## softmax_4
module softmax_4 (
    input wire clk,
    input wire reset,
    input wire start,
    input wire [15:0] in0, in1, in2, in3,     
    output reg [7:0] out0, out1, out2, out3, 
    output reg done
);
Size: about 15,000 cells after synthesis, roughly 130 flip-flops, ~100,000 sq um of cells after synthesis.
==> flow/config.mk <==
export PLATFORM = sky130hd
export DESIGN_NAME = softmax_4
export DESIGN_NICKNAME = softmax_4
export VERILOG_FILES = /design/flow/design.v
export SDC_FILE = /design/flow/constraint.sdc
export NUM_CORES = 4
export LEC_CHECK = 0
export ABC_AREA = 1
export CAP_MARGIN = 15
export CORE_MARGIN = 2
export CORE_UTILIZATION = 72
export CTS_CLUSTER_DIAMETER = 371
export CTS_CLUSTER_SIZE = 98
export SLEW_MARGIN = 20
==> flow/constraint.sdc <==
create_clock -name core_clock -period 28.7 [get_ports {clk}]
set_input_delay 5.7400 -clock core_clock [delete_from_list [all_inputs] [get_ports {clk}]]
set_output_delay 5.7400 -clock core_clock [all_outputs]
set_load 0.01 [all_outputs]
run.sh (not shown) runs the stock make flow with config.mk's settings and CLKGATE_MAP_FILE=.
The starting point ended with an error in detailed placement.
==> next run, changes <==
Settings changed: ABC_AREA 1 to not set, CAP_MARGIN 15 to 20, CORE_UTILIZATION 72 to 70, CTS_CLUSTER_DIAMETER 371 to not set, CTS_CLUSTER_SIZE 98 to not set.
Clock period 28.7 ns to 46.3 ns, I/O delays scaled along.
This time the run ended with an error in clock tree synthesis on DPL-0033.
Synthesized cell count decreases by 15%.
Synthesized area came out lower by 1.8%.
Die area went up by 0.99%.
==> next run, changes <==
Settings changed: CORE_UTILIZATION 70 to 57.
Clock period 46.3 ns to 48.8 ns, I/O delays scaled along.
What happened:
- This time the run completed and failed the layout checks on setup timing
- area after synthesis stays the same
- synthesized cell count stays the same
- die size rises by 23%

Setup of run 1:
softmax_4 again, from the RTL that the note above started with.
Design softmax_4, start of the top module:
module softmax_4 (
    input wire clk,
    input wire reset,
    input wire start,
    input wire [15:0] in0, in1, in2, in3,     
    output reg [7:0] out0, out1, out2, out3, 
    output reg done
);
Settings: LEC_CHECK=0, ABC_AREA=0, CAP_MARGIN=30, CELL_PAD_IN_SITES_DETAIL_PLACEMENT=2, CELL_PAD_IN_SITES_GLOBAL_PLACEMENT=1, CORE_ASPECT_RATIO=1.41, CORE_MARGIN=2, CORE_UTILIZATION=40, CTS_CLUSTER_DIAMETER=390, CTS_CLUSTER_SIZE=61, GPL_ROUTABILITY_DRIVEN=0, MAX_ROUTING_LAYER=met5, MIN_ROUTING_LAYER=met2, PLACE_DENSITY_LB_ADDON=0.28, SETUP_SLACK_MARGIN=0.95, SLEW_MARGIN=0, TNS_END_PERCENT=35; clock period 49.7 ns.
FAIL run 1 @ detailed placement (3_5_place_dp): tool exited with error
[inputs] run 2 vs run 1
- clearing MIN_ROUTING_LAYER, which used to be met2
- clearing CELL_PAD_IN_SITES_GLOBAL_PLACEMENT, which used to be 1
- clearing CTS_CLUSTER_SIZE, which used to be 61
- clearing CORE_ASPECT_RATIO, which used to be 1.41
- clearing TNS_END_PERCENT, which used to be 35
- clearing MAX_ROUTING_LAYER, which used to be met5
- swapping 0.95 for 5.0 in SETUP_SLACK_MARGIN
- swapping 0 for 20 in SLEW_MARGIN
- clearing GPL_ROUTABILITY_DRIVEN, which used to be 0
- swapping 30 for 20 in CAP_MARGIN
- clearing PLACE_DENSITY_LB_ADDON, which used to be 0.28
- clearing CTS_CLUSTER_DIAMETER, which used to be 390
- clearing ABC_AREA, which used to be 0
- clearing CELL_PAD_IN_SITES_DETAIL_PLACEMENT, which used to be 2
- swapping 49.7 for 57.9 in the clock period (ns, I/O delays scaled along)
Notes after the runs:
Run 2 -> run 1: Yosys chip area delta 0, exact match. Post-synthesis share of cell area spent on full adders, half adders and majority gates: run 2 vs run 1 identical. On number of synthesized register bits, run 1 tracks run 2 almost exactly. The standard-cell row count of run 2 falls short of that of run 1 by 34. Run 1 and run 2 ended up with nearly the same fraction of the core area occupied by cells at floorplan. Run 2 did not stop at any stage, and its layout met the timing, DRC and antenna checks. Run 2 -> run 1: total cells reported by yosys after synthesis delta 0, exact match. Between run 1 and run 2, die boundary height decreased. The horizontal die size in run 2 was higher than what run 1 gave. There was hardly any difference in total die size between run 2 and run 1.
> inputs changed (run 2 -> run 3)
- clearing SETUP_SLACK_MARGIN, which used to be 5.0
- swapping 40 for 66 in CORE_UTILIZATION
- swapping 57.9 for 19.9 in the clock period (ns, I/O delays scaled along)
Findings:
Post-placement setup slack in run 3 vs run 2: down 33.94 ns
Summary of run 3 over run 2: die size shrank by about 40%, core area shrank by 0.097 mm^2.
Run 2 went all the way through synthesis, placement and routing and the layout is clean on timing, DRC and antenna.
Run 3 did not run to completion, as it errored out during global routing (5_1_grt).
For run 4, these inputs were changed with respect to run 3:
- CORE_UTILIZATION now 52, was 66
- the clock period (ns, I/O delays scaled along) now 55.4, was 19.9
==> comparison <==
Number of buffers on the longest clock path: run 3 vs run 4 identical
Comparing run 3 with run 4, the yosys synthesis chip area came out essentially unchanged.
The run showing the greater core utilization at floorplan is run 3.
Between run 3 and run 4, the synthesized area divided by synthesized cell count figures differ only marginally.
Run 4 went all the way through synthesis, placement and routing and the layout is clean on timing, DRC and antenna.
Taking run 3 over run 4, the post-detailed-placement cell area ratio works out to 1.11.
Run 4 against run 3: number of rows in the core area picked up an extra about 13%; and-or/or-and share of the synthesized area neither gained nor lost much; placer congestion estimate lost about 6%.
The inputs of run 5 differ from those of run 4 as listed below.
- a change of CORE_UTILIZATION from 52 to 70
- an added CTS_CLUSTER_SIZE of 36
- a change of the clock period (ns, I/O delays scaled along) from 55.4 to 17.0
## What came out
Re yosys synthesis chip area: no difference whatsoever between run 4 and run 5. The flow ended early for run 5: it failed with a tool error in clock tree synthesis (4_1_cts). The lower global placement routability congestion of run 4 and run 5 is in run 4. On mean instance size in the synthesized netlist, run 4 and run 5 are basically level. Comparing run 4 against run 5, there is no change at all in gate count after technology mapping. Re area of the placeable core: run 4 was higher than run 5.
Relative to run 5, the following input files were edited for run 6:
- CTS_CLUSTER_SIZE no longer set, was 36
- CORE_UTILIZATION now 57, was 70
- the clock period (ns, I/O delays scaled along) now 49.1, was 17.0
### Flow results
Of run 5 and run 6, only run 5 fails to reach the end of the flow.
Run 5 never completed; the flow aborted with a tool error in clock tree synthesis (4_1_cts).
Between run 5 and run 6, the number of standard cells after synthesis figures differ only marginally.
Going from run 5 to run 6, number of rows created at floorplan grew by more than 10%.
[run 6 vs run 5] starting density of the core: lower in run 6
Run 6 -> run 5: flip-flop and latch count after synthesis delta 0, exact match
The die size of run 6 is higher than that of run 5.
Run 6 vs run 5: core area up by more than 10%
Total half-perimeter wirelength after legalization and detailed placement ends up lower on run 6.
